==> job 7037: inputs <==
## alu_top
module alu_top (
    input             clk,
    input      [7:0]  a,
    input      [7:0]  b,
    input      [3:0]  sel,
    output reg [15:0] out
);
==> flow/config.mk <==
export PLATFORM = sky130hd
export DESIGN_NAME = alu_top
export DESIGN_NICKNAME = alu_top
export VERILOG_FILES = /design/flow/design.v
export SDC_FILE = /design/flow/constraint.sdc
export NUM_CORES = 4
export LEC_CHECK = 0
export ABC_AREA = 1
export CAP_MARGIN = 0
export CELL_PAD_IN_SITES_DETAIL_PLACEMENT = 2
export CELL_PAD_IN_SITES_GLOBAL_PLACEMENT = 2
export CORE_ASPECT_RATIO = 0.86
export CORE_MARGIN = 2
export CORE_UTILIZATION = 70
export CTS_CLUSTER_DIAMETER = 335
export GPL_ROUTABILITY_DRIVEN = 0
export GPL_TIMING_DRIVEN = 1
export HOLD_SLACK_MARGIN = 0.28
export PLACE_DENSITY = 0.53
export SLEW_MARGIN = 40
export TNS_END_PERCENT = 45
==> flow/constraint.sdc <==
create_clock -name core_clock -period 45.0 [get_ports {clk}]
set_input_delay 9.0000 -clock core_clock [delete_from_list [all_inputs] [get_ports {clk}]]
set_output_delay 9.0000 -clock core_clock [all_outputs]
set_load 0.01 [all_outputs]
run.sh (not shown) runs the stock make flow with config.mk's settings and CLKGATE_MAP_FILE=.
==> job 5517: changes against job 7037 <==
- CAP_MARGIN: 0 -> 20
- CELL_PAD_IN_SITES_DETAIL_PLACEMENT: 2 -> not set
- CELL_PAD_IN_SITES_GLOBAL_PLACEMENT: 2 -> not set
- CORE_ASPECT_RATIO: 0.86 -> not set
- CORE_UTILIZATION: 70 -> 72
- CTS_CLUSTER_DIAMETER: 335 -> 237
- CTS_CLUSTER_SIZE: not set -> 100
- GPL_ROUTABILITY_DRIVEN: 0 -> not set
- GPL_TIMING_DRIVEN: 1 -> not set
- HOLD_SLACK_MARGIN: 0.28 -> not set
- PLACE_DENSITY: 0.53 -> not set
- SLEW_MARGIN: 40 -> 20
- TNS_END_PERCENT: 45 -> not set
==> flow/constraint.sdc (replaced) <==
create_clock -name core_clock -period 26.1 [get_ports {clk}]
set_input_delay 5.2200 -clock core_clock [delete_from_list [all_inputs] [get_ports {clk}]]
set_output_delay 5.2200 -clock core_clock [all_outputs]
set_load 0.01 [all_outputs]
==> qor summary <==
| quantity | job 7037 | job 5517 |
|---|---|---|
| Core region area | 14700 um2 | 14400 um2 |
| Chip footprint | 16000 um2 | 15600 um2 |
| Run status | did not finish | no timing/DRC/antenna violations |
| Failing step | global placement without I/O | - |
| Commonest register cell after synthesis | sky130_fd_sc_hd__dfxtp_1 | sky130_fd_sc_hd__dfxtp_1 |
| Portion of synthesized cell area occupied by the leading cell type | 0.202 | 0.202 |
| Vertical extent of the die | 118 um | 125 um |
| Most instantiated library cell after synthesis | sky130_fd_sc_hd__nand2_1 | sky130_fd_sc_hd__nand2_1 |
| Library cell with the largest summed area after synthesis | sky130_fd_sc_hd__ha_1 | sky130_fd_sc_hd__ha_1 |
| Area share of and/or/nand/nor cells after synthesis | 0.324 | 0.324 |
| Post-Syn Area per Cell | 6.54 um2 | 6.54 um2 |
| Number of flops mapped to enable cells by yosys | 0 | 0 |
| Core Rows | 41 | 44 |
| Combined area of all synthesized cells | 10500 um2 | 10500 um2 |
| Starting Density | 0.717 | 0.729 |
| Sequential cell area fraction in the yosys report | 0.0686 | 0.0686 |
| Syn Inst Count | 1607 | 1607 |
| Die x size | 136 um | 125 um |
| XORs/XNORs by Area | 0.0550 | 0.0550 |

========
==> v32 <==
alu_top again, from the RTL that the note above started with.
make LEC_CHECK=0 CAP_MARGIN=20 CORE_MARGIN=2 CORE_UTILIZATION=58 CTS_CLUSTER_DIAMETER=33 HOLD_SLACK_MARGIN=0.29 SETUP_SLACK_MARGIN=4.76 SLEW_MARGIN=20 finish   # period 17.5 ns
==> v36: changes against v32 <==
--- a/flow/config.mk
+++ b/flow/config.mk
@@ -7,8 +7,7 @@
 export LEC_CHECK = 0
 export CAP_MARGIN = 20
 export CORE_MARGIN = 2
-export CORE_UTILIZATION = 58
-export CTS_CLUSTER_DIAMETER = 33
-export HOLD_SLACK_MARGIN = 0.29
-export SETUP_SLACK_MARGIN = 4.76
+export CORE_UTILIZATION = 72
+export CTS_CLUSTER_DIAMETER = 391
 export SLEW_MARGIN = 20
+export TNS_END_PERCENT = 5
==> flow/constraint.sdc (replaced) <==
create_clock -name core_clock -period 17.3 [get_ports {clk}]
set_input_delay 3.4600 -clock core_clock [delete_from_list [all_inputs] [get_ports {clk}]]
set_output_delay 3.4600 -clock core_clock [all_outputs]
set_load 0.01 [all_outputs]
==> comparison table <==
| quantity | v32 | v36 |
|---|---|---|
| Result of the run | aborted with a tool error | aborted with a tool error |
| Stage where the flow stopped | 5_1_grt | 3_5_place_dp |
| Vertical extent of the die | 138.8 µm | 125.0 µm |
| Yosys adder share | 27.61% | 27.61% |
| Yosys top cell by instances | sky130_fd_sc_hd__ha_1 | sky130_fd_sc_hd__ha_1 |
| Horiz. Die Dim | 138.8 µm | 125.0 µm |
| Count of cell types in the netlist | 100 | 100 |
| Initial Util | 58.83% | 73.02% |
| Area of the core region | 17900 µm² | 14420 µm² |
| Chip Footprint | 19250 µm² | 15610 µm² |
| Netlist area before placement | 10530 µm² | 10530 µm² |
| Number of enable flip-flop cells | 0 | 0 |
| Number of standard cells reported by yosys | 1384 | 1384 |
| Most used flip-flop cell | sky130_fd_sc_hd__dfxtp_1 | sky130_fd_sc_hd__dfxtp_1 |
| Routability congestion estimate | 0.9596 | 1.011 |
| Synth top area share | 20.19% | 20.19% |
| Number of synthesized register bits | 36 | 36 |
| Area fraction in xor and xnor cells | 5.571% | 5.571% |
| Std cell rows | 49 | 44 |
| Share of synthesized area spent on multiplexers | 4.526% | 4.526% |

========
==> v34 <==
==> flow/design.v <==
module alu_top (
    input             clk,
    input      [7:0]  a,
    input      [7:0]  b,
    input      [3:0]  sel,
    output reg [15:0] out
);
    reg  [7:0]  a_q, b_q;
    reg  [3:0]  sel_q;
    wire [15:0] alu_out;
    always @(posedge clk) begin
        a_q   <= a;
        b_q   <= b;
        sel_q <= sel;
        out   <= alu_out;
    end
    alu u_alu (.a(a_q), .b(b_q), .sel(sel_q), .out(alu_out));
endmodule

`timescale 1ns / 1ps
module alu(
    input [7:0] a,b,
    input [3:0] sel,
    output reg [15:0] out
    );
    always@(*)
        begin
            case(sel)
                4'b0000 : out=a+b;
                4'b0001 : out=a+1;
                4'b0010 : out=a-b;
                4'b0011 : out=a*b;
                4'b0100 : out=(b==0) ? 16'd0 : a/b;
                4'b0101 : out=(b==0) ? 16'd0 : a%b;
                4'b0110 : out=a&b;
                4'b0111 : out=a|b;
                4'b1000 : out=~(a&b);
                4'b1001 : out=~(a|b);
                4'b1010 : out=a^b;
                default: out=0;
            endcase        
        end    
endmodule
==> flow/run.sh <==
#!/bin/bash
# the make line also repeats each setting of config.mk as NAME=value (left out here)
make -C /OpenROAD-flow-scripts/flow DESIGN_CONFIG=/design/flow/config.mk WORK_HOME=/design/flow/orfs CLKGATE_MAP_FILE= finish
==> flow/config.mk <==
export PLATFORM = sky130hd
export DESIGN_NAME = alu_top
export DESIGN_NICKNAME = alu_top
export VERILOG_FILES = /design/flow/design.v
export SDC_FILE = /design/flow/constraint.sdc
export NUM_CORES = 4
export LEC_CHECK = 0
export ABC_AREA = 1
export CAP_MARGIN = 20
export CORE_MARGIN = 2
export CORE_UTILIZATION = 72
export CTS_CLUSTER_DIAMETER = 186
export CTS_CLUSTER_SIZE = 93
export PLACE_DENSITY = 0.44
export SETUP_SLACK_MARGIN = 2.23
export SLEW_MARGIN = 20
export TNS_END_PERCENT = 5
==> flow/constraint.sdc <==
create_clock -name core_clock -period 21.9 [get_ports {clk}]
set_input_delay 4.3800 -clock core_clock [delete_from_list [all_inputs] [get_ports {clk}]]
set_output_delay 4.3800 -clock core_clock [all_outputs]
set_load 0.01 [all_outputs]
==> v26 (differences from v34) <==
- CORE_UTILIZATION: 72 -> 70
- CTS_CLUSTER_DIAMETER: 186 -> 197
- CTS_CLUSTER_SIZE: 93 -> 18
- HOLD_SLACK_MARGIN: not set -> -0.08
- PLACE_DENSITY: 0.44 -> not set
- PLACE_DENSITY_LB_ADDON: not set -> 0.18
- SETUP_SLACK_MARGIN: 2.23 -> not set
==> flow/constraint.sdc (replaced) <==
create_clock -name core_clock -period 26.9 [get_ports {clk}]
set_input_delay 5.3800 -clock core_clock [delete_from_list [all_inputs] [get_ports {clk}]]
set_output_delay 5.3800 -clock core_clock [all_outputs]
set_load 0.01 [all_outputs]
==> results <==
quantity	v34	v26
Run status	aborted with a tool error	complete, no violations
Last stage reached	global routing	-
Worst slack, placed	-2.10 ns	0.305 ns
Area inside the core boundary	14400 sq um	14600 sq um
RD Place Congestion	1.06	0.977
Cell total after placement	2093	1835
Estimated wirelength of the detail-placed design	30200 um	23200 um
Sequential share of the synthesized area	0.0686	0.0686
Initial core utilization	0.729	0.721
Number of gates given a new drive strength after cts	21	0
Instance area after placement	13300 sq um	11200 sq um
Die outline width	125 um	127 um
Floorplan die area	15600 sq um	16000 sq um
Post-CTS repair timing setup buffer count	4	0
Die Y-Extent	125 um	127 um

========
==> wip/cedar: inputs <==
RTL: the design.v shown in full above, as it stands there.
make LEC_CHECK=0 CAP_MARGIN=15 CELL_PAD_IN_SITES_GLOBAL_PLACEMENT=0 CORE_ASPECT_RATIO=0.91 CORE_MARGIN=2 CORE_UTILIZATION=72 CTS_CLUSTER_SIZE=91 PLACE_DENSITY_LB_ADDON=0.1 SETUP_SLACK_MARGIN=-2.0 SLEW_MARGIN=40 TNS_END_PERCENT=5 finish   # period 27.0 ns
==> inputs of wip/zinc, as changes to wip/cedar <==
==> flow/config.mk (replaced) <==
export PLATFORM = sky130hd
export DESIGN_NAME = alu_top
export DESIGN_NICKNAME = alu_top
export VERILOG_FILES = /design/flow/design.v
export SDC_FILE = /design/flow/constraint.sdc
export NUM_CORES = 4
export LEC_CHECK = 0
export CAP_MARGIN = 20
export CORE_MARGIN = 2
export CORE_UTILIZATION = 58
export SETUP_SLACK_MARGIN = 4.76
export SLEW_MARGIN = 20
==> flow/constraint.sdc (replaced) <==
create_clock -name core_clock -period 17.5 [get_ports {clk}]
set_input_delay 3.5000 -clock core_clock [delete_from_list [all_inputs] [get_ports {clk}]]
set_output_delay 3.5000 -clock core_clock [all_outputs]
set_load 0.01 [all_outputs]
==> inputs of wip/sierra, as changes to wip/cedar <==
--- a/flow/config.mk
+++ b/flow/config.mk
@@ -11,6 +11,7 @@
 export CORE_MARGIN = 2
 export CORE_UTILIZATION = 72
 export CTS_CLUSTER_SIZE = 91
+export HOLD_SLACK_MARGIN = 0.3
 export PLACE_DENSITY_LB_ADDON = 0.1
 export SETUP_SLACK_MARGIN = -2.0
 export SLEW_MARGIN = 40
==> flow/constraint.sdc (replaced) <==
create_clock -name core_clock -period 23.6 [get_ports {clk}]
set_input_delay 4.7200 -clock core_clock [delete_from_list [all_inputs] [get_ports {clk}]]
set_output_delay 4.7200 -clock core_clock [all_outputs]
set_load 0.01 [all_outputs]
==> results <==
Post-Syn Area: wip/zinc 10500 µm²; wip/sierra 10500 µm²; wip/cedar 10500 µm²
CTS root buffer: wip/zinc clkbuf_16; wip/sierra -; wip/cedar clkbuf_16
Setup bufs post-CTS: wip/zinc 118; wip/sierra -; wip/cedar 0
Vertical die dimension: wip/zinc 139 µm; wip/sierra 119 µm; wip/cedar 119 µm
Pre-CTS setup slack: wip/zinc -9.15 ns; wip/sierra -; wip/cedar -1.63 ns
DP Wirelength: wip/zinc 30200 µm; wip/sierra -; wip/cedar 26900 µm
Initial Util: wip/zinc 58.8%; wip/sierra 73.1%; wip/cedar 73.1%
Number of levels the H-tree was split into: wip/zinc 2; wip/sierra -; wip/cedar 2
Post-Place Cell Area: wip/zinc 14600 µm²; wip/sierra -; wip/cedar 12100 µm²
Number of hold-repair buffers added at the cts stage: wip/zinc 0; wip/sierra -; wip/cedar 0
RePlAce Congestion: wip/zinc 0.960; wip/sierra 1.06; wip/cedar 0.998
Area of the core: wip/zinc 17900 µm²; wip/sierra 14400 µm²; wip/cedar 14400 µm²
Chip width: wip/zinc 139 µm; wip/sierra 131 µm; wip/cedar 131 µm
Overall die area: wip/zinc 19300 µm²; wip/sierra 15600 µm²; wip/cedar 15600 µm²
CTS sink cnt: wip/zinc 36; wip/sierra -; wip/cedar 36
Share of the yosys chip area belonging to registers: wip/zinc 6.84%; wip/sierra 6.84%; wip/cedar 6.84%
Result of the run: wip/zinc stopped before the end; wip/sierra stopped before the end; wip/cedar failed layout checks
Stage where the flow stopped: wip/zinc 5_1_grt; wip/sierra 3_5_place_dp; wip/cedar -
Violated checks: wip/zinc -; wip/sierra -; wip/cedar negative setup slack
Maximum count of clock buffers along a single path: wip/zinc 2; wip/sierra -; wip/cedar 2
Post-cts sizing count: wip/zinc 72; wip/sierra -; wip/cedar 0
Number of placement rows: wip/zinc 49; wip/sierra 42; wip/cedar 42
Number of buffers created by CTS: wip/zinc 5; wip/sierra -; wip/cedar 5
Cell count after placement: wip/zinc 2035; wip/sierra -; wip/cedar 1729

========
==> v21 <==
RTL: the design.v shown in full above, as it stands there.
clock: 19.3 ns
lec_check: 0
cap_margin: 15
cell_pad_in_sites_global_placement: 3
core_aspect_ratio: 0.79
core_margin: 2
core_utilization: 40
cts_cluster_diameter: 391
gpl_timing_driven: 0
place_density: 0.43
setup_slack_margin: 2.94
slew_margin: 40
tns_end_percent: 10
==> inputs of v13, as changes to v21 <==
==> flow/config.mk (replaced) <==
export PLATFORM = sky130hd
export DESIGN_NAME = alu_top
export DESIGN_NICKNAME = alu_top
export VERILOG_FILES = /design/flow/design.v
export SDC_FILE = /design/flow/constraint.sdc
export NUM_CORES = 4
export LEC_CHECK = 0
export CAP_MARGIN = 20
export CELL_PAD_IN_SITES_GLOBAL_PLACEMENT = 2
export CORE_MARGIN = 2
export CORE_UTILIZATION = 40
export CTS_CLUSTER_SIZE = 69
export SLEW_MARGIN = 20
==> flow/constraint.sdc (replaced) <==
create_clock -name core_clock -period 32.0 [get_ports {clk}]
set_input_delay 6.4000 -clock core_clock [delete_from_list [all_inputs] [get_ports {clk}]]
set_output_delay 6.4000 -clock core_clock [all_outputs]
set_load 0.01 [all_outputs]
==> summary of the runs <==
v21 completed, yet does not pass: setup timing. v13 finished clean. Of v21 and v13, v21 has the higher cell area (gap about 20%, measured against v13). Sequential share of layout area: v13 is higher than v21 (0.88 points). Between v21 and v13, the lower first-iteration DRC count is in v13 (gap about 11%, measured against v13). In v13 the global-route usage is lower than in v21, by 1.1 points. In die size, v21 and v13 hardly differ. Of v13 and v21, v13 has the higher worst hold slack (gap 0.014 ns).
==> figures <==
|  | v21 | v13 |
|---|---|---|
| Total GRT Usage | 28.1% | 27.0% |
| Smallest hold slack | 0.738 ns | 0.752 ns |
| Area taken by flip-flops and latches | 737 um2 | 721 um2 |
| M1 GR Usage | 43.5% | 38.1% |
| Met3 demand-to-capacity share in global routing | 2.22% | 2.98% |
| Beginning of the critical path | b_q[5] | b_q[4] |
| Number of buffers other than clock buffers in the final layout | 257 | 86 |
| Transition time of the tightest slew-check pin | 0.885 ns | 1.09 ns |
| Outcome | finished with violations | complete, no violations |
| Layout check failures | setup timing | - |
| Proportion of final cell area spent on non-clock buffers | 14.3% | 6.29% |
| Count of final setup violators | 16 | 0 |
| Capture point of the worst path | out[7] | out[6] |
| Sequential portion of the cell area | 5.18% | 6.06% |

========
==> job 8054: inputs <==
// alu_top: RTL as listed in full above, without the edits since
export LEC_CHECK = 0
export CAP_MARGIN = 15
export CELL_PAD_IN_SITES_GLOBAL_PLACEMENT = 3
export CORE_ASPECT_RATIO = 0.79
export CORE_MARGIN = 2
export CORE_UTILIZATION = 40
export PLACE_DENSITY = 0.43
export SETUP_SLACK_MARGIN = 2.94
export SLEW_MARGIN = 40
export TNS_END_PERCENT = 10
create_clock -name core_clock -period 19.3 [get_ports {clk}]
==> job 6963 (differences from job 8054) <==
==> flow/config.mk (replaced) <==
export PLATFORM = sky130hd
export DESIGN_NAME = alu_top
export DESIGN_NICKNAME = alu_top
export VERILOG_FILES = /design/flow/design.v
export SDC_FILE = /design/flow/constraint.sdc
export NUM_CORES = 4
export LEC_CHECK = 0
export CAP_MARGIN = 20
export CORE_MARGIN = 2
export CORE_UTILIZATION = 40
export CTS_CLUSTER_DIAMETER = 395
export CTS_CLUSTER_SIZE = 100
export SLEW_MARGIN = 20
export TNS_END_PERCENT = 10
==> flow/constraint.sdc (replaced) <==
create_clock -name core_clock -period 32.0 [get_ports {clk}]
set_input_delay 6.4000 -clock core_clock [delete_from_list [all_inputs] [get_ports {clk}]]
set_output_delay 6.4000 -clock core_clock [all_outputs]
set_load 0.01 [all_outputs]
==> job 2487 (differences from job 8054) <==
==> flow/config.mk (replaced) <==
export PLATFORM = sky130hd
export DESIGN_NAME = alu_top
export DESIGN_NICKNAME = alu_top
export VERILOG_FILES = /design/flow/design.v
export SDC_FILE = /design/flow/constraint.sdc
export NUM_CORES = 4
export LEC_CHECK = 0
export ABC_AREA = 1
export CAP_MARGIN = 0
export CELL_PAD_IN_SITES_DETAIL_PLACEMENT = 2
export CELL_PAD_IN_SITES_GLOBAL_PLACEMENT = 0
export CORE_ASPECT_RATIO = 0.86
export CORE_MARGIN = 2
export CORE_UTILIZATION = 26
export CTS_CLUSTER_DIAMETER = 335
export GPL_ROUTABILITY_DRIVEN = 0
export GPL_TIMING_DRIVEN = 0
export HOLD_SLACK_MARGIN = 0.28
export PLACE_DENSITY_LB_ADDON = 0.1
export SLEW_MARGIN = 40
export TNS_END_PERCENT = 60
==> flow_metrics.py <==
# Metrics from the implementation run
metrics = {
    "layout": {
        "layout-area-overhead-vs-synth_pct": 66.3,
    },
    "sta": {
        "final_critical_path_setup_slack_ps": -6800,
        "rel_slew_slack": 0.284,
        "setup_viol": 16,
        "fmax_ghz": 0.0383,
    },
    "route": {
        "drtIter0Drc": 782,
    },
    "run_status": {
        "outcome": "finished with violations",
        "check.faults": "setup timing",
    },
    "clocking": {
        "clock_insertion_delay_worst_skew_ps": 300,
    },
    "setup_path": {
        "setup.worst_path.start": "a_q[1]$_DFF_P_",
    },
}
# the run above: job 2487

==> flow_metrics.py <==
# Metrics from the implementation run
metrics = {
    "layout": {
        "layout-area-overhead-vs-synth_pct": 50.7,
    },
    "sta": {
        "final_critical_path_setup_slack_ps": -6900,
        "fmax_ghz": 0.0382,
        "rel_slew_slack": 0.466,
        "setup_viol": 16,
    },
    "synth": {
        "mux_area_frac": 0.0453,
    },
    "route": {
        "drtIter0Drc": 921,
    },
    "run_status": {
        "check.faults": "setup timing",
        "outcome": "finished with violations",
    },
    "setup_path": {
        "setup.worst_path.start": "b_q[6]$_DFF_P_",
    },
    "clocking": {
        "clock_insertion_delay_worst_skew_ps": 300,
    },
}
# the run above: job 8054

==> flow_metrics.py <==
# Metrics from the implementation run
metrics = {
    "run_status": {
        "outcome": "no timing/DRC/antenna violations",
    },
    "place": {
        "place.gp.congestion": 0.935,
    },
    "sta": {
        "rel_slew_slack": 0.294,
        "fmax_ghz": 0.0334,
        "final_critical_path_setup_slack_ps": 2020,
        "setup_viol": 0,
    },
    "floorplan": {
        "tap-cell-count": 335,
    },
    "layout": {
        "layout-area-overhead-vs-synth_pct": 12.1,
    },
    "route": {
        "drtIter0Drc": 915,
    },
    "clocking": {
        "clock_insertion_delay_worst_skew_ps": 310,
    },
}
# the run above: job 6963

